## ascon
module ascon
(
    input  logic         clock,            
    input  logic         reset_n,          
    input  logic         i_sys_enable,     
    input  logic         i_start,          
    input  logic         i_data_valid,     
    input  logic [ 63:0] i_data,           
    input  logic [127:0] i_key,            
    input  logic [127:0] i_nonce,          
    output logic [ 63:0] o_cipher,         
    output logic [127:0] o_tag,            
    output logic         o_valid_cipher,   
    output logic         o_done,           
    output logic         o_ready           
);
make LEC_CHECK=0 CAP_MARGIN=15 CELL_PAD_IN_SITES_DETAIL_PLACEMENT=2 CELL_PAD_IN_SITES_GLOBAL_PLACEMENT=3 CORE_ASPECT_RATIO=1.15 CORE_MARGIN=5 CORE_UTILIZATION=45 CTS_CLUSTER_DIAMETER=340 CTS_CLUSTER_SIZE=75 GPL_ROUTABILITY_DRIVEN=0 GPL_TIMING_DRIVEN=0 MAX_ROUTING_LAYER=met5 PLACE_DENSITY_LB_ADDON=0.01 SETUP_SLACK_MARGIN=0.15 SLEW_MARGIN=40 TNS_END_PERCENT=5 finish   # period 10.4 ns
run.sh (not shown) runs the stock make flow with config.mk's settings and CLKGATE_MAP_FILE=.
The baseline aborted during global placement (3_3_place_gp).
==> next run, changes <==
Settings changed: CELL_PAD_IN_SITES_DETAIL_PLACEMENT 2 to 0, CELL_PAD_IN_SITES_GLOBAL_PLACEMENT 3 to unset, CORE_ASPECT_RATIO 1.15 to unset, CORE_MARGIN 5 to 2, CORE_UTILIZATION 45 to 40, CTS_CLUSTER_DIAMETER 340 to unset, CTS_CLUSTER_SIZE 75 to unset, GPL_TIMING_DRIVEN 0 to unset, MAX_ROUTING_LAYER met5 to unset, MIN_ROUTING_LAYER set to met2, PLACE_DENSITY_LB_ADDON 0.01 to unset, SETUP_SLACK_MARGIN 0.15 to unset, SLEW_MARGIN 40 to 15, TNS_END_PERCENT 5 to 55.
Effect: The new run died in global routing (5_1_grt). Area after synthesis does not change. Die size went up by 8.5%. Synthesized cell count is unchanged.
==> next run, changes <==
Settings changed: CAP_MARGIN 15 to 20, CELL_PAD_IN_SITES_DETAIL_PLACEMENT 0 to unset, CORE_UTILIZATION 40 to 72, GPL_ROUTABILITY_DRIVEN 0 to unset, MAX_ROUTING_LAYER set to met4, MIN_ROUTING_LAYER met2 to unset, SETUP_SLACK_MARGIN set to -0.25, SLEW_MARGIN 15 to 20, TNS_END_PERCENT 55 to unset.
Clock period 10.4 ns to 3.25 ns, I/O delays scaled along.
What happened:
- The new run aborted during global routing (5_1_grt)
- synthesized cell count stays the same
- die area goes down by 44%
- area after synthesis does not change
==> next run, changes <==
Settings changed: CORE_UTILIZATION 72 to 71, MAX_ROUTING_LAYER met4 to unset, PLACE_DENSITY set to 0.64, SETUP_SLACK_MARGIN -0.25 to unset.
Clock period 3.25 ns to 3.97 ns, I/O delays scaled along.
Now the flow produced a layout that fails on negative setup slack.
Area after synthesis stays the same.
Die area grows by 1.4%.
Synthesized cell count is unchanged.

* * *

## run A
ascon again, from the RTL that the note above started with.
export LEC_CHECK = 0
export CAP_MARGIN = 20
export CELL_PAD_IN_SITES_DETAIL_PLACEMENT = 0
export CELL_PAD_IN_SITES_GLOBAL_PLACEMENT = 0
export CORE_ASPECT_RATIO = 0.8
export CORE_MARGIN = 2
export CORE_UTILIZATION = 72
export CTS_CLUSTER_DIAMETER = 344
export CTS_CLUSTER_SIZE = 20
export GPL_TIMING_DRIVEN = 1
export HOLD_SLACK_MARGIN = 0.2
export MAX_ROUTING_LAYER = met5
export PLACE_DENSITY_LB_ADDON = 0.01
export SETUP_SLACK_MARGIN = 1.72
export SLEW_MARGIN = 20
export TNS_END_PERCENT = 5
create_clock -name core_clock -period 5.85 [get_ports {clock}]
The flow did not stop early for run A: all stages ran, and the layout cleared the timing, DRC and antenna checks.
#### Input delta (run B over run A)
Settings: CORE_UTILIZATION now 65, was 72; CTS_CLUSTER_SIZE now 11, was 20; CORE_ASPECT_RATIO no longer set, was 0.8.
==> results <==
Comparing run B against run A, there is no change at all in synthesis area per yosys.
Iteration-0 DRC count of the detailed router (run B vs. run A) decreases by more than 10%
| clock period minus worst slack | run B vs run A | 160 ps lower |
Compared with run A, run B shows routed wire length that has gone up slightly.
Diff run A -> run B: count of clock-buffer cells in the layout grew by 76%, number of antenna violations at the first check in global routing grew by 8, number of instances in the synthesized netlist held steady.
Modified inputs, run C compared to run B
Settings: GPL_TIMING_DRIVEN removed (was 1); CELL_PAD_IN_SITES_GLOBAL_PLACEMENT removed (was 0); CTS_CLUSTER_DIAMETER removed (was 344); MAX_ROUTING_LAYER removed (was met5); CELL_PAD_IN_SITES_DETAIL_PLACEMENT removed (was 0); SETUP_SLACK_MARGIN removed (was 1.72); CTS_CLUSTER_SIZE removed (was 11); TNS_END_PERCENT removed (was 5); PLACE_DENSITY_LB_ADDON removed (was 0.01); HOLD_SLACK_MARGIN removed (was 0.2); the clock period (ns, I/O delays scaled along) changed from 5.85 to 9.82.
Notes after the runs:
[compare] base=run B new=run C: hold slack was more or less identical; global-route usage has increased; depth of the CTS H-tree increased by 1 relative to the old numbers.
Setup changes, run C to run D
Settings: setting MAX_ROUTING_LAYER to met4 for the first time; changing CORE_UTILIZATION from 65 to 71; changing the clock period (ns, I/O delays scaled along) from 9.82 to 3.8.
==> results <==
- Run D finished all stages; layout check result: FAIL, due to setup timing.
- Taking run C as the reference, in run D register-to-register slack lost 4090 ps; routed wire length picked up an extra about 1.7%; design area picked up an extra 0.0030 sq mm; fmax picked up an extra 51%.
- Summary of run D over run C: logic depth of the worst setup path including buffers +3; routed length on met1 went down about 5%.
## Diff of input files: run E against run D
Settings: clearing MAX_ROUTING_LAYER, which used to be met4; swapping 71 for 53 in CORE_UTILIZATION; swapping 3.8 for 5.85 in the clock period (ns, I/O delays scaled along).
- Run E closes out successfully: all stages finished, all timing, DRC and antenna checks passed.
- Sort run D and run E by post-layout utilization of the core desc -> top: run D
- Setup slack delta (run E − run D): favourable
- Relative to run D, the post-synthesis to final-layout area growth of run E is lower by 3.2 points.
- What run D reported for die extent in y has to be multiplied by 1.16 to get the figure for run E.
- Maximum frequency in run E vs run D: down about 18%
- The lower hold slack of run D and run E is in run D.
- From run D to run E the numbers moved as follows: wire length after detailed routing went up; number of signal-net buffers in the layout went down.
